==> flow/design.v <==
module cordicp(
  x,
  clk,
  rst,
  en,
  lookup,
  y,
  valid);
input [31:0] x;
input clk;
input en;
input rst;
input [2047:0] lookup;
wire [63:0] tab [31:0];
output reg [63:0] y;
output reg valid;
reg [63:0] x_reg;
reg [4:0] counter;
reg [1:0] state;
  parameter E_IDLE  = 2'd0;
  parameter E_CALC  = 2'd1;
always @ (posedge clk) begin
  if (rst == 1'b1) begin
    x_reg <= {16'h00, x, 16'h00};
    y <= 64'h0000_0001_0000_0000;  
    counter <= 4'b0;
    valid <= 1'b0;
    state <= E_IDLE;
  end else begin
  case (state)
    E_IDLE: begin
      x_reg <= {16'h00, x, 16'h00};
      valid <= 1'b0;
      if (en == 1'b1) begin
        state <= E_CALC;
        y <= 64'h0000_0001_0000_0000;  
      end
    end
    E_CALC: begin
      counter <= counter+1;
      if (x_reg > tab[counter]) begin
        x_reg <= x_reg - tab[counter];
        if (counter < 5'd16)
          y <= y << (5'd16 - counter);
        else
          y <= y + (y >> (counter - 5'd15));
      end
      if (counter == 5'd31) begin
        state <= E_IDLE;
        valid <= 1'b1;
      end
    end
  endcase
  end
end
genvar i;
generate
  for (i=0; i<32; i=i+1) begin : U
    assign tab[31-i] = lookup[(i*64+63):i*64];
  end
endgenerate
endmodule
module cordicn(
  x,
  clk,
  rst,
  en,
  lookup,
  y,
  valid);
input [31:0] x;
input clk;
input en;
input rst;
input [2047:0] lookup;
wire [63:0] tab [31:0];
output reg [63:0] y;
output reg valid;
reg [63:0] x_reg;
reg [4:0] counter;
reg [1:0] state;
  parameter E_IDLE  = 2'd0;
  parameter E_CALC  = 2'd1;
always @ (posedge clk) begin
  if (rst == 1'b1) begin
    x_reg <= {16'h00, x, 16'h00};
    y <= 64'h0000_0001_0000_0000;  
    counter <= 4'b0;
    valid <= 1'b0;
    state <= E_IDLE;
  end else begin
  case (state)
    E_IDLE: begin
      x_reg <= {16'h00, x, 16'h00};
      valid <= 1'b0;
      if (en == 1'b1) begin
        state <= E_CALC;
        y <= 64'h0000_0001_0000_0000;  
      end
    end
    E_CALC: begin
      counter <= counter+1;
      if (x_reg > tab[counter]) begin
        x_reg <= x_reg - tab[counter];
        if (counter < 5'd16)
          y <= y >> (5'd16 - counter);
        else
          y <= y - (y >> (counter - 5'd14));
      end
      if (counter == 5'd31) begin
        state <= E_IDLE;
        valid <= 1'b1;
      end 
    end
  endcase
  end
end
genvar i;
generate
  for (i=0; i<32; i=i+1) begin : U
    assign tab[31-i] = lookup[(i*64+63):i*64];
  end
endgenerate
endmodule
module top
(
  clk,
  rst,
  x,
  en,
  epx,
  sinhx,
  coshx,
  valid
);
input             clk;
input             rst;
input      [31:0] x;
input             en;
output reg [31:0] epx;
       reg [31:0] enx;
output reg [31:0] sinhx;
output reg [31:0] coshx;
output reg        valid;
wire [2047:0] lookupp;
wire [2047:0] lookupn;
wire   [31:0] w_sinhx;
wire   [31:0] w_coshx;
wire   [63:0] w_epx;
wire   [63:0] w_enx;
wire          w_valid;
wire          validp;
wire          validn;
cordicp epos (
  .x      (x),
  .clk    (clk),
  .rst    (rst),
  .en     (en),
  .lookup (lookupp),
  .y      (w_epx),
  .valid  (validp)
);
cordicn eneg (
  .x      (x),
  .clk    (clk),
  .rst    (rst),
  .en     (en),
  .lookup (lookupn),
  .y      (w_enx),
  .valid  (validn)
);
always @ (posedge clk) begin
  if (rst == 1'b1) begin
    epx   <= 32'b0;
    enx   <= 32'b0;
    sinhx <= 32'b0;
    coshx <= 32'b0;
    valid <=  1'b0;
  end else begin
  if (validp == 1'b1)
    epx <= w_epx[47:16];
  if (validn == 1'b1)
    enx <= w_enx[47:16];
  sinhx <= w_sinhx;
  coshx <= w_coshx;
  valid <= w_valid;
  end
end
assign w_sinhx = (w_epx [47:16] - w_enx [47:16]) >> 1;
assign w_coshx = (w_epx [47:16] + w_enx [47:16]) >> 1;
assign w_valid = validn & validp;
assign lookupp = { 
  64'h0000_000B_1721_7F7D,    
  64'h0000_000A_65AF_6785,    
  64'h0000_0009_B43D_4F8D,    
  64'h0000_0009_02CB_3795,    
  64'h0000_0008_5159_1F9D,    
  64'h0000_0007_9FE7_07A6,    
  64'h0000_0006_EE74_EFAE,    
  64'h0000_0006_3D02_D7B6,    
  64'h0000_0005_8B90_BFBE,    
  64'h0000_0004_DA1E_A7C6,    
  64'h0000_0004_28AC_8FCE,    
  64'h0000_0003_773A_77D7,    
  64'h0000_0002_C5C8_5FDF,   
  64'h0000_0002_1456_47E7,   
  64'h0000_0001_62E4_2FEF,   
  64'h0000_0000_B172_17F7,   
  64'h0000_0000_67CC_8FB2,   
  64'h0000_0000_391F_EF8F,   
  64'h0000_0000_1E27_076E,  
  64'h0000_0000_0F85_1860, 
  64'h0000_0000_07E0_A6C3, 
  64'h0000_0000_03F8_1516, 
  64'h0000_0000_01FE_02A6, 
  64'h0000_0000_00FF_8055, 
  64'h0000_0000_007F_E00A,
  64'h0000_0000_003F_F801,
  64'h0000_0000_001F_FE00,
  64'h0000_0000_000F_FF80,
  64'h0000_0000_0007_FFE0,
  64'h0000_0000_0003_FFF8,
  64'h0000_0000_0001_FFFE,
  64'h0000_0000_0000_FFFF
  };
assign lookupn = {
    64'h0000_000B_1721_7F7D,      
    64'h0000_000A_65AF_6785,      
    64'h0000_0009_B43D_4F8D,      
    64'h0000_0009_02CB_3795,      
    64'h0000_0008_5159_1F9D,      
    64'h0000_0007_9FE7_07A6,      
    64'h0000_0006_EE74_EFAE,      
    64'h0000_0006_3D02_D7B6,      
    64'h0000_0005_8B90_BFBE,      
    64'h0000_0004_DA1E_A7C6,      
    64'h0000_0004_28AC_8FCE,      
    64'h0000_0003_773A_77D7,      
    64'h0000_0002_C5C8_5FDF,     
    64'h0000_0002_1456_47E7,     
    64'h0000_0001_62E4_2FEF,     
    64'h0000_0000_B172_17F7, 
    64'h0000_0000_49A5_8844, 
    64'h0000_0000_222F_1D04, 
    64'h0000_0000_1085_98B5, 
    64'h0000_0000_0820_AEC4, 
    64'h0000_0000_0408_1596,
    64'h0000_0000_0202_02AE,
    64'h0000_0000_0100_8055,
    64'h0000_0000_0080_200A,
    64'h0000_0000_0040_0801,
    64'h0000_0000_0020_0200,
    64'h0000_0000_0010_0080,
    64'h0000_0000_0008_0020,
    64'h0000_0000_0004_0008,
    64'h0000_0000_0002_0002,
    64'h0000_0000_0001_0000,
    64'h0000_0000_0000_8000
    };
endmodule
==> flow/run.sh <==
#!/bin/bash
# the make line also repeats each setting of config.mk as NAME=value (left out here)
make -C /OpenROAD-flow-scripts/flow DESIGN_CONFIG=/design/flow/config.mk WORK_HOME=/design/flow/orfs CLKGATE_MAP_FILE= finish
==> flow/config.mk <==
export PLATFORM = sky130hd
export DESIGN_NAME = top
export DESIGN_NICKNAME = top
export VERILOG_FILES = /design/flow/design.v
export SDC_FILE = /design/flow/constraint.sdc
export NUM_CORES = 4
export LEC_CHECK = 0
export CAP_MARGIN = 20
export CORE_MARGIN = 2
export CORE_UTILIZATION = 66
export CTS_CLUSTER_SIZE = 57
export SETUP_SLACK_MARGIN = 0.8
export SLEW_MARGIN = 20
==> flow/constraint.sdc <==
create_clock -name core_clock -period 6.53 [get_ports {clk}]
set_input_delay 1.3060 -clock core_clock [delete_from_list [all_inputs] [get_ports {clk}]]
set_output_delay 1.3060 -clock core_clock [all_outputs]
set_load 0.01 [all_outputs]
==> CHANGELOG.md, run 1 <==
## Flow update

* Yosys warning total at 3
* Logic area at 33100 µm²
* Critical R2R Capture: eneg.y[62]$_SDFFE_PP0P_
* Path category of the worst min-delay check: register to register
* Hold path startpoint: epos.x_reg[15]$_SDFFE_PP0P_
* Antenna Nets Post-Route at 0
* VDD IR max at 309 µV
* Cell area after layout at 48600 µm²
* FP Rows at 90
* Port bufs at 129
* Die height at 252 µm
* Residual DRC at 0
* R2R depth at 24
* CP Cell Sequence: inv_6 > ha_4 > or3b_4 > a21oi_4 > mux2i_4 > buf_4 > buf_16 > mux2i_4 > mux2i_1 > mux2i_1 > mux2i_1 > buf_4 > buf_4 > a21oi_1 > ha_1 > nand2_1 > nor2_1 > nand4_1 > o32ai_4 > o21ai_2 > nand2_1 > a21oi_2 > xor2_1 > o221ai_1
* CTS tree: done
* Via count at 48355
* Clock skew at 29.1 ps
* Placed Cells at 6193
* Flops & latches, synth at 367
* Xor/xnor share at 6.06%
* Post-Syn Instances at 5545
* Clk buf depth at 3
* Critical path capture point type: register
* Outcome: complete, but fails checks
* Final setup fails at 33
* Setup ws final at -848 ps
* Comb area leader: AND-OR/OR-AND gates
* Switching Share at 47.5%
* DRT Wirelength at 176000 µm
* Netlist Area Pre-Place at 40400 µm²
* Filler Cells Inserted at 3954
* Largest cells by area: dfxtp_1 15%, mux2i_1 10%, ha_1 8.5%
* Global-route wire length before repair at 237000 µm
* Crit path DRT at 7010 ps
* Core Region at 60500 µm²
* P_leak at 20.3 nW
* Cell Type Count at 99
* Avg Synthesized Cell Area at 7.29 µm²
* R2r startpoint: eneg.counter[1]$_SDFFE_PP0P_
* SO Faults: negative setup slack
* Simple share at 20.8%
* Combinational power at 8.36 mW
* Final hold vios at 0
* DRT Pass-1 Iters at 14
* Critical path class: register to register
* Layout Cells excl Fill at 6465
* Drt wl/cell at 27.3 µm
* Largest net degree at the start of global routing at 126
* PwrDens at 286 nW/µm²
* Slew Limit Fails at 0
* Die area at 63300 µm²
* And-or/or-and share of the synthesized area at 26.5%
* Final period util at 113%
* Mux cell area share after synthesis at 12.7%
* Worst slew pin tran at 1270 ps
* Synth Flop Type: dfxtp_1
* Gr usage total at 46.9%
* Pint at 7.29 mW
* Synth area leader: dfxtp_1
* Critical path destination: eneg.y[62]$_SDFFE_PP0P_
* Yosys chip area at 40400 µm²
* Initial antenna violation count at 9
* Cell with the most instances after synthesis: nor2_1
* Power in the clock group at 2.80 mW
* WHS Path Cells at 2
* Synth Seq Share at 19.7%
* Fmax achieved at 0.136 GHz
* Adders+Majority by Area at 8.80%
* Combinational share of power at 60.2%
* Register area at 8020 µm²
* Cts bufs inserted at 45
* Clock slew at reported path FFs at 70 ps
* Top pwr grp: combinational cells
* HPWL Detailed at 112000 µm
* Nets@finish at 5961
* Hold Path End: epos.x_reg[15]$_SDFFE_PP0P_
* Iter 0 DRT Violations at 9161
* Log Warnings at 72
* Slew margin rel. at 15.4%
* Asr flop ratio synth at 0%
* Area leader share at 15.0%
* FP Util at 66.9%
* Number of enable flip-flop cells at 64
* RD Place Congestion at 1.09
* Routed vias/inst at 7.48
* Global route overflow at 0
* Levels on crit path at 24
* Clk sink count at 367
* Buffer and inverter count on the worst path at 5
* H-tree Lvls at 2
* Max-Cap Viols at 0
* Slowest CP cell: a21oi_1
* Sw Pwr at 6.59 mW
* Synth top cells by count: 703 x nor2_1, 533 x nand2_1, 515 x a21oi_1
* Worst EP arrival at 7860 ps
* Cell total in the yosys stat output at 5545
* IO Count at 132
* Root cell of the clock tree: clkbuf_16
* RSZ-0062 raised after global routing: true
* Worst slack at placement at 178 ps
* Layout area overhead at 20.0%
* Crit start category: register
* Reg2reg setup slack at -850 ps
* Area after DPL at 42800 µm²
* Flop pwr share at 19.6%
* Post-route minimum period at 7380 ps
* Number of global-route vias before repair at 41039
* Max incr delay on CP at 810 ps
* Clock power frac at 20.2%
* Cell family with most CP delay: AND-OR/OR-AND gates
* Die Wd at 252 µm
* CP Max Fanout at 11
* Seq. pwr at 2.72 mW
* Late-Pin Clk Latency at 630 ps
* Worst setup startpoint: eneg.counter[1]$_SDFFE_PP0P_
[per-stage QoR]
step | power, mW | utilization [%] | setup TNS, ps | hold WS [ps]
2_1_floorplan | 7.53 | - | 0 | 426
3_3_place_gp | 9.17 | 70.9 | 0 | 442
3_5_place_dp | 9.23 | 70.9 | 0 | 455
4_1_cts | 12.3 | 75.6 | 0 | 470
5_1_grt | 14.2 | 80.3 | -8420 | 496
6_report | 13.9 | 80.3 | -9380 | 468
[timing repair]
item	4_1_cts	5_1_grt
setup endpoints to repair	251	277
gates resized	145	395
hold buffers	0	0
buffers inserted	70	105
pin swaps	38	119
cloned	6	6
[per-layer routing]
layer,vias to the layer above,track usage (%),routed length [µm]
met1,21937,62.1,62100
met5,-,0,90
met2,4643,69.7,69700
li1,20347,-,-
met4,14,25.0,15700
met3,1414,12.5,28600
[final cells by class]
type / count / share of cell area, %
Timing Repair Buffer: 441 / 8.56
Antenna cell: 2 / 0.0103
Timing Repair inverter: 1 / 0.0155
Multi-Input combinational cell: 4626 / 68.2
Tap cell: 782 / 2.02
Inverter: 163 / 1.33
Sequential cell: 367 / 16.5
Clock inverter: 28 / 0.732
Clock buffer: 55 / 2.59
==> run 2: changes to the inputs <==
ABC_AREA = 0   (was default)
CAP_MARGIN = 0   (was 20)
CELL_PAD_IN_SITES_GLOBAL_PLACEMENT = 0   (was default)
CORE_UTILIZATION = 36   (was 66)
CTS_CLUSTER_SIZE = default   (was 57)
PLACE_DENSITY_LB_ADDON = 0.26   (was default)
SETUP_SLACK_MARGIN = 3.27   (was 0.8)
SLEW_MARGIN = 25   (was 20)
TNS_END_PERCENT = 55   (was default)
clock period = 11.8 ns   (was 6.53 ns; I/O delays follow)
==> run 2 against run 1 <==
Compared with the run above: the run now finishes clean; cell count is 7.0% higher; utilization shrank 40 points; routed wire length shrank 13%; worst setup slack gained 4500 ps; synthesized cell count did not move; worst hold slack worse by 6.1 ps; maximum frequency is 9.0% lower.
==> CHANGELOG.md, run 2 <==
## Flow update

* Outcome: finished clean
* RD Place Congestion at 1.03 (-5.9%)
* Synth Seq Share at 19.7% (unchanged)
* Final period util at 68.7% (-44 points)
* R2R depth at 27 (+13%)
* DRT Wirelength at 154000 µm (-13%)
* CTS tree: done
* FP Rows at 122 (+36%)
* Critical R2R Capture: eneg.y[58]$_SDFFE_PP0P_
* Slew Limit Fails at 0 (unchanged)
* Clock slew at reported path FFs at 70 ps (about the same)
* Reg2reg setup slack at 3690 ps (+4540 ps)
* Flop pwr share at 21.9% (+2.3 points)
* Post-route minimum period at 8110 ps (+733 ps)
* Critical path capture point type: register
* Root cell of the clock tree: clkbuf_16
* CTS resizes at 4 (-97%)
* VDD IR max at 118 µV (-62%)
* CP Max Fanout at 34 (+23)
* Area leader share at 15.0% (unchanged)
* Global-route wire length before repair at 234000 µm (-1.1%)
* Combinational power at 3.66 mW (-56%)
* Path category of the worst min-delay check: register to register
* Largest net degree at the start of global routing at 115 (-8.7%)
* Cell family with most CP delay: AND-OR/OR-AND gates
* Number of diodes at 0 (-2)
* Slowest CP cell: o32ai_1
* Drt wl/cell at 22.3 µm (-18%)
* Number of enable flip-flop cells at 64 (unchanged)
* Critical path class: register to register
* Xor/xnor share at 6.06% (unchanged)
* Synth area leader: dfxtp_1
* Comb area leader: AND-OR/OR-AND gates
* Yosys chip area at 40400 µm² (unchanged)
* Routed vias/inst at 6.01 (-20%)
* R2r startpoint: eneg.counter[0]$_SDFFE_PP0P_
* Largest cells by area: dfxtp_1 15%, mux2i_1 10%, ha_1 8.5%
* Netlist Area Pre-Place at 40400 µm² (unchanged)
* Cell Type Count at 99 (unchanged)
* DRT Pass-1 Iters at 17 (+3)
* Cell total in the yosys stat output at 5545 (unchanged)
* And-or/or-and share of the synthesized area at 26.5% (unchanged)
* Initial antenna violation count at 4 (-5)
* Layout Cells excl Fill at 6920 (+7.0%)
* Flops & latches, synth at 367 (unchanged)
* Switching Share at 45.1% (-2.3 points)
* Hold path startpoint: epos.x_reg[4]$_SDFFE_PP0P_
* FP Util at 36.4% (-30 points)
* Fmax achieved at 0.123 GHz (-9.0%)
* Via count at 41610 (-14%)
* Max-Cap Viols at 0 (unchanged)
* Critical path destination: eneg.y[58]$_SDFFE_PP0P_
* Combinational share of power at 53.7% (-6.5 points)
* Iter 0 DRT Violations at 4222 (-54%)
* HPWL Detailed at 117000 µm (+4.5%)
* PwrDens at 153 nW/µm² (-47%)
* Top pwr grp: combinational cells
* Power in the clock group at 1.66 mW (-41%)
* Pint at 3.74 mW (-49%)
* Synth Flop Type: dfxtp_1
* Sw Pwr at 3.08 mW (-53%)
* Core Region at 111000 µm² (+84%)
* Cell with the most instances after synthesis: nor2_1
* Global route overflow at 0 (unchanged)
* Clock skew at 34.7 ps (+5.55 ps)
* Nets@finish at 5712 (-4.2%)
* Synth top cells by count: 703 x nor2_1, 533 x nand2_1, 515 x a21oi_1
* Adders+Majority by Area at 8.80% (unchanged)
* Post-CTS setup buffer count at 0 (-100%)
* Buffer and inverter count on the worst path at 4 (-1)
* Worst slew pin tran at 1130 ps (-138 ps)
* RSZ-0062 raised after global routing: true
* Worst EP arrival at 8620 ps (+760 ps)
* Avg Synthesized Cell Area at 7.29 µm² (unchanged)
* Die Wd at 339 µm (+35%)
* Layout area overhead at 10.2%
* Crit start category: register
* Gr usage total at 25.6% (-21 points)
* Residual DRC at 0 (unchanged)
* Clock power frac at 24.4% (+4.2 points)
* Most common cell on crit path: mux2i_1
* Levels on crit path at 27 (+13%)
* Late-Pin Clk Latency at 660 ps (+30 ps)
* Port bufs at 129 (unchanged)
* Die area at 115000 µm² (+82%)
* Die height at 339 µm (+35%)
* Cts bufs inserted at 49 (+8.9%)
* Hold bufs inserted after CTS at 0 (unchanged)
* WHS Path Cells at 2 (unchanged)
* Simple share at 20.8% (unchanged)
* Final hold vios at 0 (unchanged)
* Placed Cells at 6833 (+10%)
* TNS Setup at 0 ps (+9380 ps)
* Slew margin rel. at 24.3% (+8.9 points)
* Worst setup startpoint: eneg.counter[0]$_SDFFE_PP0P_
* P_leak at 19.1 nW (-5.9%)
* Clk sink count at 367 (unchanged)
* Crit path DRT at 12310 ps (+5300 ps)
* Asr flop ratio synth at 0% (unchanged)
* Final setup fails at 0 (-100%)
* IO Count at 132 (unchanged)
* Post-Syn Instances at 5545 (unchanged)
* Hold Path End: epos.x_reg[4]$_SDFFE_PP0P_
* Log Warnings at 69 (-4.2%)
* Clk buf depth at 3 (unchanged)
* Seq. pwr at 1.49 mW (-45%)
* Yosys warning total at 3 (unchanged)
* Antenna Nets Post-Route at 0 (unchanged)
* Number of global-route vias before repair at 38880 (-5.3%)
* H-tree Lvls at 2 (unchanged)
* Max incr delay on CP at 690 ps (-120 ps)
* Mux cell area share after synthesis at 12.7% (unchanged)
==> run 2: stage by stage <==
step           utilization, %  setup slack (ps)  area, µm²  power, mW  hold WS, ps
4_1_cts                  40.1              3620      44600       6.78          463
3_3_place_gp             38.5              2790      42800       5.09          439
3_5_place_dp             38.5              2870      42800       5.08          449
6_report                 40.1              3690      44600       6.82          462
5_1_grt                  40.1              3190      44600       7.21          480
2_1_floorplan               -              3940      40500       4.06          426
==> run 2: layout make-up <==
cell class,instances,area [µm²]
tap,1488,1860
timing repair buffer,190,1760
clock inverter,27,424
multi-input combinational,4625,30600
inverter,163,617
fill,11699,66500
clock buffer,60,1330
sequential,367,8000
==> run 2: routing by layer <==
| metal | vias up | wire (µm) | share of wire, % | global-route usage (%) |
|---|---|---|---|---|
| li1 | 19853 | - | - | - |
| met1 | 19749 | 65900 | 43 | 33.8 |
| met2 | 1679 | 70400 | 46 | 41.8 |
| met3 | 325 | 11200 | 7.3 | 3.80 |
| met4 | 4 | 6540 | 4.2 | 10.2 |
| met5 | - | 28 | 0.018 | 0 |
==> run 3: changes to the inputs <==
ABC_AREA = 1   (was 0)
CAP_MARGIN = 20   (was 0)
CELL_PAD_IN_SITES_GLOBAL_PLACEMENT = default   (was 0)
CORE_ASPECT_RATIO = 1.32   (was default)
CORE_UTILIZATION = 72   (was 36)
CTS_CLUSTER_DIAMETER = 258   (was default)
CTS_CLUSTER_SIZE = 10   (was default)
PLACE_DENSITY_LB_ADDON = 0.18   (was 0.26)
SETUP_SLACK_MARGIN = 0.49   (was 3.27)
SLEW_MARGIN = 0   (was 25)
TNS_END_PERCENT = default   (was 55)
clock period = 3.78 ns   (was 11.8 ns; I/O delays follow)
==> run 3 against run 2 <==
Compared with the run above: the flow now stops in clock tree synthesis; die size decreased by 41%; synthesized cell count grew 57%; area after synthesis grew 17%.
==> CHANGELOG.md, run 3 <==
## Implementation

* Simple share at 45.4% (+25 points)
* Port bufs at 129 (unchanged)
* Asr flop ratio synth at 0% (unchanged)
* Yosys warning total at 3 (unchanged)
* Die height at 298 µm (-12%)
* HPWL Detailed at 188000 µm (+60%)
* RD Place Congestion at 1.25 (+22%)
* Cell total in the yosys stat output at 8723 (+57%)
* Xor/xnor share at 2.19% (-3.9 points)
* Largest cells by area: nand2_1 21%, dfxtp_1 13%, nand3_1 12%
* Number of enable flip-flop cells at 64 (unchanged)
* Area after DPL at 59500 µm² (+39%)
* FP Util at 73.0% (+37 points)
* Flops & latches, synth at 367 (unchanged)
* Die area at 67700 µm² (-41%)
* Synth Flop Type: dfxtp_1
* Outcome: aborted with a tool error
* Post-Syn Instances at 8723 (+57%)
* IO Count at 132 (unchanged)
* Netlist Area Pre-Place at 47200 µm² (+17%)
* Core Region at 64700 µm² (-42%)
* Synth top cells by count: 2689 x nand2_1, 1146 x inv_1, 1121 x nand3_1
* Comb area leader: simple AND/OR/NAND/NOR gates
* FP Rows at 107 (-12%)
* Stopped at: clock tree synthesis
* Synth Seq Share at 16.9% (-2.8 points)
* Yosys chip area at 47200 µm² (+17%)
* Synth area leader: nand2_1
* Stop err: [ERROR DPL-0038] Utilization greater than 100%, impossible to legalize
* Mux cell area share after synthesis at 0.681% (-12 points)
* And-or/or-and share of the synthesized area at 15.0% (-12 points)
* Adders+Majority by Area at 7.54% (-1.3 points)
* Area leader share at 21.4% (+6.4 points)
* Die Wd at 227 µm (-33%)
* Cell Type Count at 58 (-41%)
* Cell with the most instances after synthesis: nand2_1
* Avg Synthesized Cell Area at 5.41 µm² (-26%)
run 3: stage by stage:
step                hold WS (ps)  instances  utilization [%]  setup slack [ps]
floorplan                    415       8724                -              -178
global placement             428      10780             92.1              -727
detailed placement           432      10780             92.1             -1060
==> run 4: changes to the inputs <==
ABC_AREA = 0   (was 1)
CAP_MARGIN = 10   (was 20)
CELL_PAD_IN_SITES_GLOBAL_PLACEMENT = 3   (was default)
CORE_ASPECT_RATIO = 0.65   (was 1.32)
CORE_UTILIZATION = 41   (was 72)
CTS_CLUSTER_DIAMETER = 364   (was 258)
CTS_CLUSTER_SIZE = 98   (was 10)
GPL_TIMING_DRIVEN = 1   (was default)
MAX_ROUTING_LAYER = met4   (was default)
MIN_ROUTING_LAYER = met2   (was default)
PLACE_DENSITY_LB_ADDON = 0.04   (was 0.18)
SETUP_SLACK_MARGIN = default   (was 0.49)
SLEW_MARGIN = 30   (was 0)
TNS_END_PERCENT = 55   (was default)
clock period = 9.5 ns   (was 3.78 ns; I/O delays follow)
==> run 4 against run 3 <==
Compared with the run above: the flow stops in global routing; die size increased by 50%; area after synthesis decreased by 14%; synthesized cell count fell by 36%.
==> CHANGELOG.md, run 4 <==
## Implementation

* Cell Type Count at 99 (+71%)
* Stopped at: global routing
* Xor/xnor share at 6.06% (+3.9 points)
* IO Count at 132 (unchanged)
* Flops & latches, synth at 367 (unchanged)
* Adders+Majority by Area at 8.80% (+1.3 points)
* And-or/or-and share of the synthesized area at 26.5% (+12 points)
* Die height at 257 µm (-14%)
* Post-Syn Instances at 5545 (-36%)
* Cell total in the yosys stat output at 5545 (-36%)
* Post-CTS setup buffer count at 0
* Die Wd at 394 µm (+73%)
* Synth Seq Share at 19.7% (+2.8 points)
* Area leader share at 15.0% (-6.4 points)
* Stop err: [ERROR GRT-0116] Global routing finished with congestion. Check the congestion regions in the DRC Viewer.
* Gr usage total at 66.6%
* Avg Synthesized Cell Area at 7.29 µm² (+35%)
* Yosys warning total at 3 (unchanged)
* Cell with the most instances after synthesis: nor2_1
* Port bufs at 129 (unchanged)
* RD Place Congestion at 1.17 (-6.7%)
* Core Region at 97400 µm² (+51%)
* Outcome: aborted with a tool error
* FP Util at 41.5% (-31 points)
* Synth area leader: dfxtp_1
* Root cell of the clock tree: clkbuf_16
* Comb area leader: AND-OR/OR-AND gates
* FP Rows at 92 (-14%)
* Number of enable flip-flop cells at 64 (unchanged)
* Asr flop ratio synth at 0% (unchanged)
* Largest cells by area: dfxtp_1 15%, mux2i_1 10%, ha_1 8.5%
* Area after DPL at 42800 µm² (-28%)
* HPWL Detailed at 136000 µm (-28%)
* Mux cell area share after synthesis at 12.7% (+12 points)
* Simple share at 20.8% (-25 points)
* Placed Cells at 6686 (-38%)
* Global route overflow at 559
* Yosys chip area at 40400 µm² (-14%)
* Cts bufs inserted at 7
* Clk sink count at 367
* Die area at 101000 µm² (+50%)
* Hold bufs inserted after CTS at 0
* Clk buf depth at 3
* Synth top cells by count: 703 x nor2_1, 533 x nand2_1, 515 x a21oi_1
* Netlist Area Pre-Place at 40400 µm² (-14%)
* CTS resizes at 0
* Synth Flop Type: dfxtp_1
* H-tree Lvls at 1
run 4: per-stage QoR:
stage / hold slack [ps] / setup WS [ps]
floorplan: 426 / 1640
global placement: 433 / 1150
detailed placement: 439 / 1060
CTS: 488 / 1010
run 4: per-layer routing:
| metal | GRT overflow | track usage (%) |
|---|---|---|
| met1 | - | - |
| met3 | 541 | 84.4 |
| met4 | 9 | 26.8 |
| met5 | - | - |
| met2 | 9 | 71.1 |
==> run 5: changes to the inputs <==
ABC_AREA = default   (was 0)
CAP_MARGIN = 20   (was 10)
CELL_PAD_IN_SITES_GLOBAL_PLACEMENT = default   (was 3)
CORE_ASPECT_RATIO = default   (was 0.65)
CORE_UTILIZATION = 57   (was 41)
CTS_CLUSTER_DIAMETER = default   (was 364)
CTS_CLUSTER_SIZE = 96   (was 98)
GPL_TIMING_DRIVEN = default   (was 1)
MAX_ROUTING_LAYER = default   (was met4)
MIN_ROUTING_LAYER = default   (was met2)
PLACE_DENSITY = 0.6   (was default)
PLACE_DENSITY_LB_ADDON = default   (was 0.04)
SLEW_MARGIN = 20   (was 30)
TNS_END_PERCENT = 10   (was 55)
clock period = 5.08 ns   (was 9.5 ns; I/O delays follow)
==> run 5 against run 4 <==
Compared with the run above: the layout now fails its checks (negative setup slack); die size fell by 28%; area after synthesis did not move; synthesized cell count is the same.
==> CHANGELOG.md, run 5 <==
## Flow update

* Number of global-route vias before repair at 48119
* Residual DRC at 0
* Largest net degree at the start of global routing at 95
* Yosys warning total at 3 (unchanged)
* Max incr delay on CP at 880 ps
* Global route overflow at 0
* Final setup fails at 302
* FP Rows at 97 (+5.4%)
* Placed Cells at 7454 (+11%)
* Antenna Nets Post-Route at 0
* Hold bufs inserted after CTS at 0 (unchanged)
* Cell area after layout at 57200 µm²
* Worst setup startpoint: eneg.counter[2]$_SDFFE_PP0P_
* Iter 0 DRT Violations at 8832
* Post-Syn Instances at 5545 (unchanged)
* Synth Flop Type: dfxtp_1
* Synth top cells by count: 703 x nor2_1, 533 x nand2_1, 515 x a21oi_1
* Pint at 11.1 mW
* Critical path class: register to register
* Path category of the worst min-delay check: register to register
* WHS Path Cells at 2
* Slew margin rel. at 20.8%
* Synth area leader: dfxtp_1
* CP Max Fanout at 13
* Gr usage total at 46.6%
* Mux cell area share after synthesis at 12.7% (unchanged)
* Number of enable flip-flop cells at 64 (unchanged)
* TNS Setup at -192130 ps
* Slowest CP cell: mux2i_1
* Yosys chip area at 40400 µm² (unchanged)
* Comb area leader: AND-OR/OR-AND gates
* Worst slack at placement at -1020 ps (-2080 ps)
* R2r startpoint: eneg.counter[2]$_SDFFE_PP0P_
* Nets@finish at 7054
* Max-Cap Viols at 0
* FP Util at 57.7% (+16 points)
* Fmax achieved at 0.133 GHz
* Clock power frac at 17.9%
* Flop pwr share at 17.0%
* Initial antenna violation count at 7
* Reg2reg setup slack at -2420 ps
* Die height at 270 µm (+5.1%)
* Flops & latches, synth at 367 (unchanged)
* Avg Synthesized Cell Area at 7.29 µm² (unchanged)
* Hold path startpoint: epos.x_reg[10]$_SDFFE_PP0P_
* Cell Type Count at 99 (unchanged)
* Combinational share of power at 65.1%
* Drt wl/cell at 25.8 µm
* Hold Path End: epos.x_reg[10]$_SDFFE_PP0P_
* Clk buf depth at 3 (unchanged)
* Setup ws final at -2420 ps
* CTS tree: done
* Log Warnings at 71
* Clock slew at reported path FFs at 80 ps
* Xor/xnor share at 6.06% (unchanged)
* Outcome: complete, but fails checks
* Combinational power at 13.2 mW
* And-or/or-and share of the synthesized area at 26.5% (unchanged)
* Global-route wire length before repair at 273000 µm
* Area leader share at 15.0% (unchanged)
* Crit start category: register
* Most common cell on crit path: mux2i_1
* Area after DPL at 51400 µm² (+20%)
* H-tree Lvls at 2 (+1)
* Post-route minimum period at 7500 ps
* Core Region at 70100 µm² (-28%)
* Buffer and inverter count on the worst path at 4
* Logic area at 33000 µm²
* Filler Cells Inserted at 4404
* Final hold vios at 0
* Top pwr grp: combinational cells
* Port bufs at 129 (unchanged)
* Levels on crit path at 25
* IO Count at 132 (unchanged)
* Late-Pin Clk Latency at 650 ps
* Cell family with most CP delay: multiplexers
* Power in the clock group at 3.64 mW
* Die Wd at 270 µm (-31%)
* Switching Share at 45.3%
* Cell with the most instances after synthesis: nor2_1
* Layout area overhead at 41.5%
* Largest cells by area: dfxtp_1 15%, mux2i_1 10%, ha_1 8.5%
* RD Place Congestion at 1.05 (-9.8%)
* Layout Cells excl Fill at 7717
* P_leak at 25.9 nW
* DRT Wirelength at 199000 µm
* Die area at 73100 µm² (-28%)
* Slew Limit Fails at 0
* Sw Pwr at 9.20 mW
* RSZ-0062 raised after global routing: true
* DRT Pass-1 Iters at 20
* Worst EP arrival at 8030 ps
* Routed vias/inst at 6.85
* R2R depth at 25
* PwrDens at 354 nW/µm²
* Asr flop ratio synth at 0% (unchanged)
* SO Faults: negative setup slack
* Hold Slack at 480 ps
* Critical path capture point type: register
* Seq. pwr at 3.44 mW
* Cts bufs inserted at 45 (+38)
* Adders+Majority by Area at 8.80% (unchanged)
* Simple share at 20.8% (unchanged)
* Critical R2R Capture: eneg.y[61]$_SDFFE_PP0P_
* Cell total in the yosys stat output at 5545 (unchanged)
* Register area at 8000 µm²
* Final period util at 148%
* Clk sink count at 367 (unchanged)
* Synth Seq Share at 19.7% (unchanged)
* Worst slew pin tran at 1190 ps
* VDD IR max at 380 µV
* Critical path destination: eneg.y[61]$_SDFFE_PP0P_
* Crit path DRT at 5610 ps
* Netlist Area Pre-Place at 40400 µm² (unchanged)
* Clock skew at 52.6 ps
* Root cell of the clock tree: clkbuf_16
* HPWL Detailed at 129000 µm (-4.7%)
* Via count at 52872
==> run 5: routing by layer <==
layer / global-route usage, % / up-vias / routed length [µm]
met2: 72.7 / 4557 / 82500
met1: 59.0 / 24269 / 70500
met3: 10.9 / 1512 / 28200
li1: - / 22517 / -
met4: 26.6 / 17 / 17600
met5: 0 / - / 243
==> run 5: area by class of cell <==
cell class | count | area share [%]
flip-flops and latches | 367 | 14.0
repair buffers | 1536 | 22.4
inverters | 163 | 1.09
well taps | 940 | 2.05
clock inverters | 23 | 0.570
diodes | 2 | 0.00874
multi-input cells | 4625 | 57.7
clock buffers | 61 | 2.20
==> run 5: repair_timing <==
item | in CTS | in global routing
resized | 396 | 221
buffers inserted | 114 | 49
setup endpoints to repair | 311 | 312
cloned | 14 | 4
pin swaps | 146 | 80
==> run 5: per-stage QoR <==
step / power [mW] / utilization [%]
after detailed placement: 14.1 / 73.3
after global placement: 14.0 / 73.3
final: 20.3 / 81.6
after CTS: 18.6 / 79.6
after floorplan: 9.66 / -
after global routing: 20.8 / 81.6
==> run 6: changes to the inputs <==
CORE_UTILIZATION = 72   (was 57)
CTS_CLUSTER_DIAMETER = 258   (was default)
CTS_CLUSTER_SIZE = default   (was 96)
TNS_END_PERCENT = default   (was 10)
clock period = 3.78 ns   (was 5.08 ns; I/O delays follow)
==> run 6 against run 5 <==
Compared with the run above: the flow now stops in clock tree synthesis; synthesized cell count is the same; area after synthesis is the same; die size shrank 21%.
==> CHANGELOG.md, run 6 <==
## Implementation

* Outcome: aborted with a tool error
* Stopped at: clock tree synthesis
* Stop err: [ERROR DPL-0038] Utilization greater than 100%, impossible to legalize
* And-or/or-and share of the synthesized area at 26.5% (unchanged)
* Area leader share at 15.0% (unchanged)
* Port bufs at 129 (unchanged)
* HPWL Detailed at 160000 µm (+24%)
* Number of enable flip-flop cells at 64 (unchanged)
* Mux cell area share after synthesis at 12.7% (unchanged)
* Simple share at 20.8% (unchanged)
* Yosys chip area at 40400 µm² (unchanged)
* RD Place Congestion at 1.20 (+14%)
* Synth Seq Share at 19.7% (unchanged)
* Comb area leader: AND-OR/OR-AND gates
* Core Region at 55300 µm² (-21%)
* Die height at 241 µm (-11%)
* Synth area leader: dfxtp_1
* FP Util at 73.1% (+15 points)
* IO Count at 132 (unchanged)
* FP Rows at 86 (-11%)
* Cell total in the yosys stat output at 5545 (unchanged)
* Post-Syn Instances at 5545 (unchanged)
* Adders+Majority by Area at 8.80% (unchanged)
* Largest cells by area: dfxtp_1 15%, mux2i_1 10%, ha_1 8.5%
* Asr flop ratio synth at 0% (unchanged)
* Die Wd at 241 µm (-11%)
* Cell with the most instances after synthesis: nor2_1
* Netlist Area Pre-Place at 40400 µm² (unchanged)
* Synth top cells by count: 703 x nor2_1, 533 x nand2_1, 515 x a21oi_1
* Placed Cells at 7471 (+0.23%)
* Die area at 58100 µm² (-21%)
* Synth Flop Type: dfxtp_1
* Avg Synthesized Cell Area at 7.29 µm² (unchanged)
* Cell Type Count at 99 (unchanged)
* Yosys warning total at 3 (unchanged)
* Flops & latches, synth at 367 (unchanged)
* Xor/xnor share at 6.06% (unchanged)
==> run 6: through the flow <==
step	hold slack, ps	worst slack (ps)	TNS [ps]	cell area [µm²]
floorplan	426	-2430	-543590	41800
global placement	436	-1830	-478510	53300
detailed placement	446	-2550	-577850	53300
==> run 7: changes to the inputs <==
CORE_UTILIZATION = 40   (was 72)
CTS_CLUSTER_DIAMETER = default   (was 258)
HOLD_SLACK_MARGIN = 0.05   (was default)
PLACE_DENSITY = default   (was 0.6)
SETUP_SLACK_MARGIN = -0.75   (was default)
clock period = 8.0 ns   (was 3.78 ns; I/O delays follow)
==> run 7 against run 6 <==
Compared with the run above: die size is 78% higher; now clean on timing, DRC and antenna; synthesized cell count stayed put; area after synthesis stayed put.
==> CHANGELOG.md, run 7 <==
## Flow update

* Initial antenna violation count at 4
* Iter 0 DRT Violations at 4521
* CP Max Fanout at 43
* Flops & latches, synth at 367 (unchanged)
* Antenna Nets Post-Route at 0
* Worst slew pin tran at 1130 ps
* Path category of the worst min-delay check: register to register
* Number of global-route vias before repair at 38632
* Routed vias/inst at 6.20
* Power in the clock group at 2.32 mW
* PwrDens at 224 nW/µm²
* Seq. pwr at 2.21 mW
* Residual DRC at 0
* Cell Type Count at 99 (unchanged)
* CTS tree: done
* Max-Cap Viols at 0
* TNS Setup at 0 ps
* Levels on crit path at 23
* Final period util at 95.4%
* Die Wd at 322 µm (+34%)
* Worst EP arrival at 8210 ps
* Synth top cells by count: 703 x nor2_1, 533 x nand2_1, 515 x a21oi_1
* Yosys warning total at 3 (unchanged)
* FP Rows at 116 (+35%)
* Final hold vios at 0
* Cell family with most CP delay: AND-OR/OR-AND gates
* Flop pwr share at 22.3%
* Overall power at 9.93 mW
* Cell with the most instances after synthesis: nor2_1
* Critical path capture point type: register
* Global route overflow at 0
* Clk sink count at 367
* Top pwr grp: combinational cells
* Slew Limit Fails at 0
* Via count at 41791
* Slowest CP cell: a211oi_1
* Drt wl/cell at 22.4 µm
* Cts bufs inserted at 49
* Sw Pwr at 4.55 mW
* CTS resizes at 0
* Late-Pin Clk Latency at 660 ps
* Die height at 322 µm (+34%)
* Nets@finish at 5721
* Combinational power at 5.41 mW
* Post-CTS setup buffer count at 0
* Max incr delay on CP at 770 ps
* Placed Cells at 6652 (-11%)
* H-tree Lvls at 2
* HPWL Detailed at 115000 µm (-28%)
* Number of enable flip-flop cells at 64 (unchanged)
* Asr flop ratio synth at 0% (unchanged)
* Xor/xnor share at 6.06% (unchanged)
* Mux cell area share after synthesis at 12.7% (unchanged)
* Post-route minimum period at 7630 ps
* Layout Cells excl Fill at 6744
* Hold Path End: eneg.x_reg[0]$_SDFFE_PP0P_
* Buffer and inverter count on the worst path at 4
* Synth area leader: dfxtp_1
* Layout area overhead at 9.70%
* Core Region at 100000 µm² (+81%)
* Log Warnings at 69
* Final setup fails at 0
* Slew margin rel. at 24.6%
* Fmax achieved at 0.131 GHz
* Hold bufs inserted after CTS at 0
* VDD IR max at 203 µV
* Crit path DRT at 8570 ps
* Outcome: finished clean
* R2R depth at 23
* P_leak at 19.1 nW
* Crit start category: register
* Worst setup startpoint: epos.counter[0]$_SDFFE_PP0P_
* Post-Syn Instances at 5545 (unchanged)
* Global-route wire length before repair at 230000 µm
* Clock slew at reported path FFs at 70 ps
* Clock skew at 43.4 ps
* Avg Synthesized Cell Area at 7.29 µm² (unchanged)
* DRT Wirelength at 151000 µm
* And-or/or-and share of the synthesized area at 26.5% (unchanged)
* Port bufs at 129 (unchanged)
* Netlist Area Pre-Place at 40400 µm² (unchanged)
* R2r startpoint: epos.counter[0]$_SDFFE_PP0P_
* IO Count at 132 (unchanged)
* Clk buf depth at 3
* Critical path class: register to register
* Yosys chip area at 40400 µm² (unchanged)
* Critical path destination: epos.y[48]$_SDFFE_PP0P_
* Cell total in the yosys stat output at 5545 (unchanged)
* Clock power frac at 23.3%
* Synth Flop Type: dfxtp_1
* Combinational share of power at 54.4%
* Largest cells by area: dfxtp_1 15%, mux2i_1 10%, ha_1 8.5%
* WHS Path Cells at 1
* Simple share at 20.8% (unchanged)
* RD Place Congestion at 1.02 (-15%)
* Switching Share at 45.8%
* Comb area leader: AND-OR/OR-AND gates
* Adders+Majority by Area at 8.80% (unchanged)
* Largest net degree at the start of global routing at 101
* Synth Seq Share at 19.7% (unchanged)
* Critical R2R Capture: epos.y[48]$_SDFFE_PP0P_
* CP Cell Sequence: inv_2 > ha_1 > or3_1 > a31oi_1 > inv_1 > a31o_2 > nor3b_1 > inv_1 > nand2_1 > a2111oi_0 > ha_1 > a21oi_1 > o21ai_1 > a31oi_4 > o31ai_4 > a21oi_2 > o31a_1 > o21ai_2 > buf_4 > nand3_1 > a211oi_1 > a21oi_1 > o21ai_0
* Root cell of the clock tree: clkbuf_16
* Area leader share at 15.0% (unchanged)
* FP Util at 40.4% (-33 points)
* Reg2reg setup slack at 370 ps
* Gr usage total at 28.1%
* Hold path startpoint: eneg.x_reg[0]$_SDFFE_PP0P_
* Die area at 104000 µm² (+78%)
* Pint at 5.38 mW
* DRT Pass-1 Iters at 8
[run 7: per-layer routing]
metal / vias up / share of wire, % / track usage, %
li1: 19848 / - / -
met1: 19761 / 43 / 37.5
met2: 1867 / 46 / 45.6
met3: 311 / 7.6 / 3.95
met4: 4 / 3.9 / 10.8
met5: - / 0.019 / 0
[run 7: cell type report]
type | count | area [µm²]
inverter | 163 | 613
tap | 1298 | 1620
timing repair buffer | 199 | 1920
fill | 10185 | 55800
multi-input combinational | 4625 | 30600
clock inverter | 31 | 329
clock buffer | 60 | 1320
antenna | 1 | 2.50
sequential | 367 | 8000
[run 7: per-stage QoR]
step                      setup WS, ps  hold slack (ps)  util (%)  cell area [µm²]
after detailed placement           483              444      42.6            42700
after global placement             461              438      42.6            42700
after floorplan                    143              426         -            40500
after CTS                          481              458      44.3            44400
final                              366              460      44.3            44400
after global routing             -61.2              478      44.3            44400
==> run 8: changes to the inputs <==
CORE_UTILIZATION = 58   (was 40)
HOLD_SLACK_MARGIN = default   (was 0.05)
SETUP_SLACK_MARGIN = default   (was -0.75)
TNS_END_PERCENT = 5   (was default)
clock period = 5.1 ns   (was 8.0 ns; I/O delays follow)
==> run 8 against run 7 <==
Compared with the run above: the flow now stops in global routing; synthesized cell count unchanged; area after synthesis unchanged; die size decreased by 31%.
==> CHANGELOG.md, run 8 <==
## Implementation

* RD Place Congestion at 1.06 (+4.0%)
* Comb area leader: AND-OR/OR-AND gates
* FP Rows at 96 (-17%)
* Avg Synthesized Cell Area at 7.29 µm² (unchanged)
* Outcome: aborted with a tool error
* Simple share at 20.8% (unchanged)
* Number of enable flip-flop cells at 64 (unchanged)
* Yosys warning total at 3 (unchanged)
* FP Util at 58.8% (+18 points)
* Synth Flop Type: dfxtp_1
* HPWL Detailed at 131000 µm (+14%)
* Area leader share at 15.0% (unchanged)
* Stop err: [ERROR GRT-0232] Routing congestion too high. Check the congestion heatmap in the GUI.
* Global route overflow at 356
* Port bufs at 129 (unchanged)
* H-tree Lvls at 2 (unchanged)
* Mux cell area share after synthesis at 12.7% (unchanged)
* Die height at 268 µm (-17%)
* Synth area leader: dfxtp_1
* Clk buf depth at 3 (unchanged)
* Clk sink count at 367 (unchanged)
* Cell Type Count at 99 (unchanged)
* Gr usage total at 71.8%
* Post-Syn Instances at 5545 (unchanged)
* Die Wd at 268 µm (-17%)
* IO Count at 132 (unchanged)
* Netlist Area Pre-Place at 40400 µm² (unchanged)
* Xor/xnor share at 6.06% (unchanged)
* Area after DPL at 51300 µm² (+20%)
* Hold bufs inserted after CTS at 0 (unchanged)
* Asr flop ratio synth at 0% (unchanged)
* Cell total in the yosys stat output at 5545 (unchanged)
* Die area at 71900 µm² (-31%)
* And-or/or-and share of the synthesized area at 26.5% (unchanged)
* Stopped at: global routing
* Cts bufs inserted at 45 (-8.2%)
* Yosys chip area at 40400 µm² (unchanged)
* Largest cells by area: dfxtp_1 15%, mux2i_1 10%, ha_1 8.5%
* Synth top cells by count: 703 x nor2_1, 533 x nand2_1, 515 x a21oi_1
* Root cell of the clock tree: clkbuf_16
* Cell with the most instances after synthesis: nor2_1
* Core Region at 68800 µm² (-31%)
* Synth Seq Share at 19.7% (unchanged)
* Adders+Majority by Area at 8.80% (unchanged)
* Flops & latches, synth at 367 (unchanged)
==> run 8: per-stage QoR <==
stage | cells | worst slack [ps] | utilization [%] | hold slack, ps
floorplan | 5546 | -1130 | - | 426
global placement | 7430 | -862 | 74.5 | 435
detailed placement | 7430 | -987 | 74.5 | 445
CTS | 7597 | -371 | 80.8 | 459
==> run 8: layer usage <==
metal	GRT overflow	global-route usage (%)
met2	180	89.3
met1	24	74.2
met4	122	65.6
met3	28	53.7
met5	2	36.6
==> run 8: timing repair <==
| action | in CTS |
|---|---|
| setup buffers | 77 |
| gates cloned | 9 |
| endpoints found under the setup margin | 301 |
| resized | 422 |
| pin swaps | 134 |
==> run 9: changes to the inputs <==
CORE_UTILIZATION = 72   (was 58)
CTS_CLUSTER_SIZE = 40   (was default)
PLACE_DENSITY_LB_ADDON = 0.26   (was default)
SETUP_SLACK_MARGIN = -0.55   (was default)
TNS_END_PERCENT = default   (was 5)
clock period = 5.43 ns   (was 5.1 ns; I/O delays follow)
==> run 9 against run 8 <==
Compared with the run above: the run again fails in global routing; synthesized cell count stayed put; die size fell by 19%; area after synthesis stayed put.
==> CHANGELOG.md, run 9 <==
## Implementation

* Outcome: aborted with a tool error
* Stopped at: global routing
* Stop err: [ERROR GRT-0116] Global routing finished with congestion. Check the congestion regions in the DRC Viewer.
* Synth top cells by count: 703 x nor2_1, 533 x nand2_1, 515 x a21oi_1
* Number of enable flip-flop cells at 64 (unchanged)
* RD Place Congestion at 1.20 (+13%)
* Synth area leader: dfxtp_1
* Cell total in the yosys stat output at 5545 (unchanged)
* Netlist Area Pre-Place at 40400 µm² (unchanged)
* Global route overflow at 54
* Synth Seq Share at 19.7% (unchanged)
* Area leader share at 15.0% (unchanged)
* Root cell of the clock tree: clkbuf_16
* Yosys warning total at 3 (unchanged)
* FP Util at 73.1% (+14 points)
* Asr flop ratio synth at 0% (unchanged)
* Synth Flop Type: dfxtp_1
* Largest cells by area: dfxtp_1 15%, mux2i_1 10%, ha_1 8.5%
* Worst slack at placement at -921 ps (+65.5 ps)
* Die height at 241 µm (-10%)
* Flops & latches, synth at 367 (unchanged)
* Xor/xnor share at 6.06% (unchanged)
* Mux cell area share after synthesis at 12.7% (unchanged)
* Adders+Majority by Area at 8.80% (unchanged)
* And-or/or-and share of the synthesized area at 26.5% (unchanged)
* Port bufs at 129 (unchanged)
* Clk sink count at 367 (unchanged)
* Gr usage total at 74.4%
* Simple share at 20.8% (unchanged)
* H-tree Lvls at 2 (unchanged)
* Comb area leader: AND-OR/OR-AND gates
* Avg Synthesized Cell Area at 7.29 µm² (unchanged)
* Yosys chip area at 40400 µm² (unchanged)
* Placed Cells at 6850 (-7.8%)
* Post-Syn Instances at 5545 (unchanged)
* Cts bufs inserted at 44 (-2.2%)
* Core Region at 55300 µm² (-20%)
* Cell Type Count at 99 (unchanged)
* Area after DPL at 48000 µm² (-6.3%)
* Cell with the most instances after synthesis: nor2_1
* Die Wd at 241 µm (-10%)
* IO Count at 132 (unchanged)
* Clk buf depth at 3 (unchanged)
* Die area at 58100 µm² (-19%)
* HPWL Detailed at 123000 µm (-6.3%)
* FP Rows at 86 (-10%)
[run 9: metal layers]
layer	GRT overflow	GRT usage [%]
met5	0	28.1
met4	24	72.0
met3	10	60.9
met2	20	89.9
met1	0	75.0
[run 9: through the flow]
step	utilization, %	TNS, ps	hold WS, ps
after CTS	90.4	-49270	467
after detailed placement	86.9	-37230	442
after global placement	86.9	-4320	434
after floorplan	-	-90040	426
[run 9: what timing repair did]
| action | CTS |
|---|---|
| setup buffers | 25 |
| endpoints found under the setup margin | 31 |
| pin swaps | 4 |
| hold buffers | 0 |
| gates cloned | 2 |
| gates resized | 44 |
==> run 10: changes to the inputs <==
CORE_UTILIZATION = 66   (was 72)
CTS_CLUSTER_DIAMETER = 42   (was default)
CTS_CLUSTER_SIZE = 62   (was 40)
MAX_ROUTING_LAYER = met4   (was default)
PLACE_DENSITY = 0.6   (was default)
PLACE_DENSITY_LB_ADDON = default   (was 0.26)
SETUP_SLACK_MARGIN = default   (was -0.55)
clock period = 5.14 ns   (was 5.43 ns; I/O delays follow)
==> run 10 against run 9 <==
Compared with the run above: the flow again stops in global routing; area after synthesis unchanged; die size rose by 8.9%; synthesized cell count unchanged.
==> CHANGELOG.md, run 10 <==
## Implementation

* HPWL Detailed at 122000 µm (-0.47%)
* Cell with the most instances after synthesis: nor2_1
* H-tree Lvls at 3 (+1)
* Yosys warning total at 3 (unchanged)
* Outcome: aborted with a tool error
* Adders+Majority by Area at 8.80% (unchanged)
* IO Count at 132 (unchanged)
* Synth Seq Share at 19.7% (unchanged)
* Cts bufs inserted at 67 (+52%)
* Largest cells by area: dfxtp_1 15%, mux2i_1 10%, ha_1 8.5%
* Clk sink count at 367 (unchanged)
* Hold bufs inserted after CTS at 0 (unchanged)
* Synth top cells by count: 703 x nor2_1, 533 x nand2_1, 515 x a21oi_1
* Yosys chip area at 40400 µm² (unchanged)
* Die Wd at 252 µm (+4.4%)
* FP Rows at 90 (+4.7%)
* Cell Type Count at 99 (unchanged)
* Synth area leader: dfxtp_1
* Core Region at 60500 µm² (+9.3%)
* Cell total in the yosys stat output at 5545 (unchanged)
* Flops & latches, synth at 367 (unchanged)
* RD Place Congestion at 1.12 (-6.6%)
* Post-Syn Instances at 5545 (unchanged)
* Comb area leader: AND-OR/OR-AND gates
* Gr usage total at 75.8%
* Stopped at: global routing
* Root cell of the clock tree: clkbuf_16
* Worst slack at placement at -930 ps (-8.79 ps)
* Area leader share at 15.0% (unchanged)
* Number of enable flip-flop cells at 64 (unchanged)
* Simple share at 20.8% (unchanged)
* Clk buf depth at 3 (unchanged)
* Asr flop ratio synth at 0% (unchanged)
* And-or/or-and share of the synthesized area at 26.5% (unchanged)
* Avg Synthesized Cell Area at 7.29 µm² (unchanged)
* Die height at 252 µm (+4.4%)
* Global route overflow at 37
* Synth Flop Type: dfxtp_1
* Area after DPL at 50900 µm² (+6.0%)
* FP Util at 66.9% (-6.2 points)
* Netlist Area Pre-Place at 40400 µm² (unchanged)
* Stop err: [ERROR GRT-0116] Global routing finished with congestion. Check the congestion regions in the DRC Viewer.
* Die area at 63300 µm² (+8.9%)
* Port bufs at 129 (unchanged)
* Xor/xnor share at 6.06% (unchanged)
* Mux cell area share after synthesis at 12.7% (unchanged)
-- run 10: stage by stage --
stage	hold WS [ps]	std cells	power (mW)
detailed placement	449	7178	14.0
global placement	436	7178	13.7
floorplan	426	5546	9.77
CTS	458	7458	19.8
-- run 10: metal layers --
| metal | overflow | global-route usage (%) |
|---|---|---|
| met1 | 0 | 75.1 |
| met2 | 14 | 93.6 |
| met5 | - | - |
| met3 | 2 | 54.7 |
| met4 | 21 | 74.5 |
-- run 10: timing repair --
| item | 4_1_cts |
|---|---|
| resized | 362 |
| endpoints found under the setup margin | 305 |
| buffers inserted | 142 |
| pin swaps | 136 |
| cloned | 16 |
==> run 11: changes to the inputs <==
CORE_UTILIZATION = 72   (was 66)
CTS_CLUSTER_DIAMETER = 46   (was 42)
CTS_CLUSTER_SIZE = 40   (was 62)
PLACE_DENSITY = default   (was 0.6)
PLACE_DENSITY_LB_ADDON = 0.26   (was default)
SETUP_SLACK_MARGIN = 0.98   (was default)
clock period = 6.51 ns   (was 5.14 ns; I/O delays follow)
==> run 11 against run 10 <==
Compared with the run above: synthesized cell count stayed put; die size shrank 8.2%; area after synthesis stayed put; the run again fails in global routing.
==> CHANGELOG.md, run 11 <==
## Implementation

* Outcome: aborted with a tool error
* Stopped at: global routing
* Stop err: [ERROR GRT-0116] Global routing finished with congestion. Check the congestion regions in the DRC Viewer.
* HPWL Detailed at 104000 µm (-15%)
* Cell Type Count at 99 (unchanged)
* Cell total in the yosys stat output at 5545 (unchanged)
* Largest cells by area: dfxtp_1 15%, mux2i_1 10%, ha_1 8.5%
* Netlist Area Pre-Place at 40400 µm² (unchanged)
* H-tree Lvls at 2 (-1)
* And-or/or-and share of the synthesized area at 26.5% (unchanged)
* Comb area leader: AND-OR/OR-AND gates
* Clk buf depth at 3 (unchanged)
* Gr usage total at 73.9%
* Asr flop ratio synth at 0% (unchanged)
* Cell with the most instances after synthesis: nor2_1
* Synth Seq Share at 19.7% (unchanged)
* RD Place Congestion at 1.21 (+7.7%)
* Yosys warning total at 3 (unchanged)
* Post-Syn Instances at 5545 (unchanged)
* Die Wd at 241 µm (-4.2%)
* IO Count at 132 (unchanged)
* Yosys chip area at 40400 µm² (unchanged)
* Root cell of the clock tree: clkbuf_16
* FP Rows at 86 (-4.4%)
* FP Util at 73.1% (+6.2 points)
* Adders+Majority by Area at 8.80% (unchanged)
* Mux cell area share after synthesis at 12.7% (unchanged)
* Die height at 241 µm (-4.2%)
* Simple share at 20.8% (unchanged)
* Xor/xnor share at 6.06% (unchanged)
* Clk sink count at 367 (unchanged)
* Port bufs at 129 (unchanged)
* Area leader share at 15.0% (unchanged)
* Global route overflow at 203
* Synth top cells by count: 703 x nor2_1, 533 x nand2_1, 515 x a21oi_1
* Avg Synthesized Cell Area at 7.29 µm² (unchanged)
* Flops & latches, synth at 367 (unchanged)
* Core Region at 55300 µm² (-8.5%)
* Synth Flop Type: dfxtp_1
* Synth area leader: dfxtp_1
* Area after DPL at 42800 µm² (-16%)
* Die area at 58100 µm² (-8.2%)
* Cts bufs inserted at 57 (-15%)
* Number of enable flip-flop cells at 64 (unchanged)
## run 11: per-layer routing
layer | overflow | GRT usage (%)
met5 | - | -
met4 | 70 | 68.2
met3 | 16 | 58.2
met2 | 109 | 87.7
met1 | 8 | 74.7
## run 11: timing repair
| item | CTS |
|---|---|
| buffers inserted | 163 |
| cloned | 13 |
| hold buffers | 0 |
| endpoints found under the setup margin | 299 |
| hold endpoints to repair | 0 |
| gates resized | 341 |
| pin swaps | 97 |
## run 11: stage by stage
stage / total power, mW / utilization [%] / hold slack [ps] / instances / setup WS (ps)
3_5_place_dp: 9.24 / 77.4 / 455 / 6141 / 33.8
3_3_place_gp: 9.09 / 77.4 / 439 / 6141 / 208
4_1_cts: 13.3 / 86.8 / 467 / 6425 / 798
2_1_floorplan: 7.63 / - / 426 / 5546 / 313
==> run 12: changes to the inputs <==
CORE_UTILIZATION = 66   (was 72)
CTS_CLUSTER_DIAMETER = default   (was 46)
CTS_CLUSTER_SIZE = default   (was 40)
MAX_ROUTING_LAYER = default   (was met4)
PLACE_DENSITY_LB_ADDON = default   (was 0.26)
SETUP_SLACK_MARGIN = -0.24   (was 0.98)
clock period = 2.6 ns   (was 6.51 ns; I/O delays follow)
==> run 12 against run 11 <==
Compared with the run above: the run fails in clock tree synthesis; synthesized cell count did not move; area after synthesis did not move; die size is 8.9% higher.
==> CHANGELOG.md, run 12 <==
## Implementation

* Yosys warning total at 3 (unchanged)
* Post-Syn Instances at 5545 (unchanged)
* Die Wd at 252 µm (+4.4%)
* Avg Synthesized Cell Area at 7.29 µm² (unchanged)
* Outcome: aborted with a tool error
* Synth area leader: dfxtp_1
* Asr flop ratio synth at 0% (unchanged)
* And-or/or-and share of the synthesized area at 26.5% (unchanged)
* Area leader share at 15.0% (unchanged)
* Xor/xnor share at 6.06% (unchanged)
* IO Count at 132 (unchanged)
* Number of enable flip-flop cells at 64 (unchanged)
* Cell total in the yosys stat output at 5545 (unchanged)
* Comb area leader: AND-OR/OR-AND gates
* Worst slack at placement at -3630 ps (-3670 ps)
* Netlist Area Pre-Place at 40400 µm² (unchanged)
* FP Util at 66.9% (-6.2 points)
* Mux cell area share after synthesis at 12.7% (unchanged)
* Synth Flop Type: dfxtp_1
* Adders+Majority by Area at 8.80% (unchanged)
* Yosys chip area at 40400 µm² (unchanged)
* Cell Type Count at 99 (unchanged)
* Synth top cells by count: 703 x nor2_1, 533 x nand2_1, 515 x a21oi_1
* Port bufs at 129 (unchanged)
* Synth Seq Share at 19.7% (unchanged)
* RD Place Congestion at 1.17 (-3.3%)
* Die area at 63300 µm² (+8.9%)
* Flops & latches, synth at 367 (unchanged)
* Core Region at 60500 µm² (+9.3%)
* Stop err: [ERROR DPL-0038] Utilization greater than 100%, impossible to legalize
* Stopped at: clock tree synthesis
* Die height at 252 µm (+4.4%)
* Cell with the most instances after synthesis: nor2_1
* Simple share at 20.8% (unchanged)
* HPWL Detailed at 146000 µm (+40%)
* Largest cells by area: dfxtp_1 15%, mux2i_1 10%, ha_1 8.5%
* FP Rows at 90 (+4.7%)
[run 12: stage by stage]
| step | instance area (µm²) | instances |
|---|---|---|
| 3_5_place_dp | 55700 | 7805 |
| 3_3_place_gp | 55700 | 7805 |
| 2_1_floorplan | 41800 | 5546 |
==> run 13: changes to the inputs <==
CORE_UTILIZATION = 72   (was 66)
CTS_CLUSTER_SIZE = 40   (was default)
MAX_ROUTING_LAYER = met4   (was default)
PLACE_DENSITY_LB_ADDON = 0.26   (was default)
SETUP_SLACK_MARGIN = -0.55   (was -0.24)
clock period = 5.46 ns   (was 2.6 ns; I/O delays follow)
==> run 13 against run 12 <==
Compared with the run above: the run fails in global routing; area after synthesis is the same; synthesized cell count unchanged; die size decreased by 8.2%.
==> CHANGELOG.md, run 13 <==
## Implementation

* Outcome: aborted with a tool error
* Stopped at: global routing
* Stop err: [ERROR GRT-0116] Global routing finished with congestion. Check the congestion regions in the DRC Viewer.
* Port bufs at 129 (unchanged)
* Clk sink count at 367
* Synth area leader: dfxtp_1
* Synth Seq Share at 19.7% (unchanged)
* Cell with the most instances after synthesis: nor2_1
* Die Wd at 241 µm (-4.2%)
* Cell Type Count at 99 (unchanged)
* RD Place Congestion at 1.21 (+3.4%)
* Global route overflow at 134
* HPWL Detailed at 124000 µm (-15%)
* Number of enable flip-flop cells at 64 (unchanged)
* Clk buf depth at 3
* Cts bufs inserted at 45
* FP Util at 73.1% (+6.2 points)
* Largest cells by area: dfxtp_1 15%, mux2i_1 10%, ha_1 8.5%
* IO Count at 132 (unchanged)
* Post-Syn Instances at 5545 (unchanged)
* Mux cell area share after synthesis at 12.7% (unchanged)
* Worst slack at placement at -716 ps (+2920 ps)
* Avg Synthesized Cell Area at 7.29 µm² (unchanged)
* Flops & latches, synth at 367 (unchanged)
* Adders+Majority by Area at 8.80% (unchanged)
* Area leader share at 15.0% (unchanged)
* Netlist Area Pre-Place at 40400 µm² (unchanged)
* Root cell of the clock tree: clkbuf_16
* Core Region at 55300 µm² (-8.5%)
* Synth Flop Type: dfxtp_1
* Synth top cells by count: 703 x nor2_1, 533 x nand2_1, 515 x a21oi_1
* Simple share at 20.8% (unchanged)
* Comb area leader: AND-OR/OR-AND gates
* H-tree Lvls at 2
* Die area at 58100 µm² (-8.2%)
* Gr usage total at 77.6%
* FP Rows at 86 (-4.4%)
* Yosys chip area at 40400 µm² (unchanged)
* Asr flop ratio synth at 0% (unchanged)
* And-or/or-and share of the synthesized area at 26.5% (unchanged)
* Xor/xnor share at 6.06% (unchanged)
* Die height at 241 µm (-4.2%)
* Cell total in the yosys stat output at 5545 (unchanged)
* Yosys warning total at 3 (unchanged)
==> run 13: timing repair <==
item,4_1_cts
endpoints found under the setup margin,30
hold buffers,0
pin swaps,8
setup buffers,15
gates cloned,2
resized,68
==> run 13: per-stage QoR <==
stage	instance area, µm²	total power, mW	cells	utilization, %	hold WS [ps]
4_1_cts	49900	16.2	6942	90.3	471
2_1_floorplan	40900	8.89	5546	-	426
3_5_place_dp	48000	12.5	6844	86.7	457
3_3_place_gp	48000	12.0	6844	86.7	433
==> run 13: per-layer routing <==
layer | GRT usage, % | overflow
met5 | - | -
met4 | 73.5 | 57
met3 | 62.4 | 10
met2 | 91.3 | 61
met1 | 77.4 | 6
==> run 14: changes to the inputs <==
CORE_UTILIZATION = 65   (was 72)
CTS_CLUSTER_SIZE = 100   (was 40)
MAX_ROUTING_LAYER = default   (was met4)
PLACE_DENSITY = 0.6   (was default)
PLACE_DENSITY_LB_ADDON = default   (was 0.26)
SETUP_SLACK_MARGIN = default   (was -0.55)
clock period = 6.24 ns   (was 5.46 ns; I/O delays follow)
==> run 14 against run 13 <==
Compared with the run above: now clean on timing, DRC and antenna; die size rose by 11%; area after synthesis is the same; synthesized cell count unchanged.
==> CHANGELOG.md, run 14 <==
## Flow update

* Outcome: finished clean
* Asr flop ratio synth at 0% (unchanged)
* Xor/xnor share at 6.06% (unchanged)
* Cell area after layout at 46100 µm²
* Hold bufs inserted after CTS at 0 (unchanged)
* PwrDens at 288 nW/µm²
* Die Wd at 253 µm (+5.2%)
* Top routing layer in use: met4
* Drt wl/cell at 23.0 µm
* Overall power at 13.3 mW
* Global-route wire length before repair at 226000 µm
* DRT Pass-1 Iters at 8
* Synth Seq Share at 19.7% (unchanged)
* Mux cell area share after synthesis at 12.7% (unchanged)
* Levels on crit path at 26
* Cts bufs inserted at 45 (unchanged)
* Global route overflow at 0
* Fmax achieved at 0.164 GHz
* WHS Path Cells at 2
* And-or/or-and share of the synthesized area at 26.5% (unchanged)
* Max incr delay on CP at 420 ps
* Critical path destination: eneg.y[56]$_SDFFE_PP0P_
* P_leak at 20.3 nW
* R2R depth at 26
* Clk sink count at 367 (unchanged)
* Root cell of the clock tree: clkbuf_16
* Clock skew at 17.1 ps
* Port bufs at 129 (unchanged)
* Number of global-route vias before repair at 40043
* Cell with the most instances after synthesis: nor2_1
* Register area at 8000 µm²
* Switching Share at 45.0%
* Flops & latches, synth at 367 (unchanged)
* Yosys chip area at 40400 µm² (unchanged)
* Number of enable flip-flop cells at 64 (unchanged)
* Final setup fails at 0
* Avg Synthesized Cell Area at 7.29 µm² (unchanged)
* Via count at 44507
* Slew margin rel. at 28.0%
* Critical path capture point type: register
* Hold Path End: epos.x_reg[8]$_SDFFE_PP0P_
* Number of diodes at 0
* Post-Syn Instances at 5545 (unchanged)
* R2r startpoint: eneg.counter[1]$_SDFFE_PP0P_
* DRT Wirelength at 150000 µm
* Filler Cells Inserted at 4895
* Top pwr grp: combinational cells
* Netlist Area Pre-Place at 40400 µm² (unchanged)
* FP Util at 65.7% (-7.5 points)
* Hold path startpoint: epos.x_reg[8]$_SDFFE_PP0P_
* Worst setup startpoint: eneg.counter[1]$_SDFFE_PP0P_
* Layout area overhead at 14.0%
* IO Count at 132 (unchanged)
* Late-Pin Clk Latency at 620 ps
* Area after DPL at 43800 µm² (-8.7%)
* Post-route minimum period at 6080 ps
* Power in the clock group at 2.96 mW
* Area leader share at 15.0% (unchanged)
* Most common cell on crit path: mux2i_1
* Gr usage total at 44.2%
* RD Place Congestion at 1.08 (-11%)
* HPWL Detailed at 111000 µm (-10%)
* Logic area at 31000 µm²
* Final period util at 97.5%
* Cell Type Count at 99 (unchanged)
* Die height at 253 µm (+5.2%)
* Max-Cap Viols at 0
* Flop pwr share at 21.2%
* Nets@finish at 5948
* Clk buf depth at 3 (unchanged)
* Clock power frac at 22.3%
* Yosys warning total at 3 (unchanged)
* Antenna Nets Post-Route at 0
* CTS tree: done
* Synth top cells by count: 703 x nor2_1, 533 x nand2_1, 515 x a21oi_1
* FP Rows at 91 (+5.8%)
* Slowest CP cell: or3b_1
* Synth Flop Type: dfxtp_1
* Die area at 64200 µm² (+11%)
* Cell family with most CP delay: multiplexers
* Worst slew pin tran at 1080 ps
* CP Max Fanout at 21
* Sw Pwr at 5.98 mW
* DR WL met3 at 17100 µm
* Cell total in the yosys stat output at 5545 (unchanged)
* Core Region at 61600 µm² (+11%)
* Pint at 7.31 mW
* Seq. pwr at 2.82 mW
* Synth area leader: dfxtp_1
* Comb area leader: AND-OR/OR-AND gates
* Reg2reg setup slack at 160 ps
* DR WL met2 at 63900 µm
* Log Warnings at 70
* Largest cells by area: dfxtp_1 15%, mux2i_1 10%, ha_1 8.5%
* RSZ-0062 raised after global routing: true
* Combinational share of power at 56.5%
* Simple share at 20.8% (unchanged)
* H-tree Lvls at 2 (unchanged)
* Path category of the worst min-delay check: register to register
* Buffer and inverter count on the worst path at 5
* Adders+Majority by Area at 8.80% (unchanged)
==> run 14: through the flow <==
step / setup slack [ps] / hold slack, ps / cells / utilization [%] / TNS [ps]
2_1_floorplan: -43.6 / 426 / 5546 / - / -43.6
3_3_place_gp: -48.9 / 439 / 6385 / 71.1 / -48.9
3_5_place_dp: -152 / 453 / 6385 / 71.1 / -152
4_1_cts: 9.94 / 466 / 6468 / 73.7 / 0
5_1_grt: -41.1 / 485 / 6505 / 74.8 / -107
6_report: 157 / 460 / 6505 / 74.8 / 0
==> run 14: area by class of cell <==
class,instances,area share [%]
timing repair buffer,429,8.19
sequential,367,17.4
inverter,163,1.35
clock buffer,50,2.55
tap,837,2.27
clock inverter,33,1.01
multi-input combinational,4626,67.3
==> run 14: metal layers <==
metal	GRT usage [%]	up-vias
met2	67.2	2881
met5	0	-
li1	-	20294
met1	58.8	20735
met4	23.9	0
met3	8.79	597
==> run 14: repair_timing <==
item | in CTS | in global routing
endpoints found under the hold margin | 0 | 0
gates cloned | 0 | 1
pin swaps | 0 | 24
endpoints found under the setup margin | 2 | 236
buffers inserted | 0 | 36
resized | 4 | 91
Power and IR drop assume default switching activity.
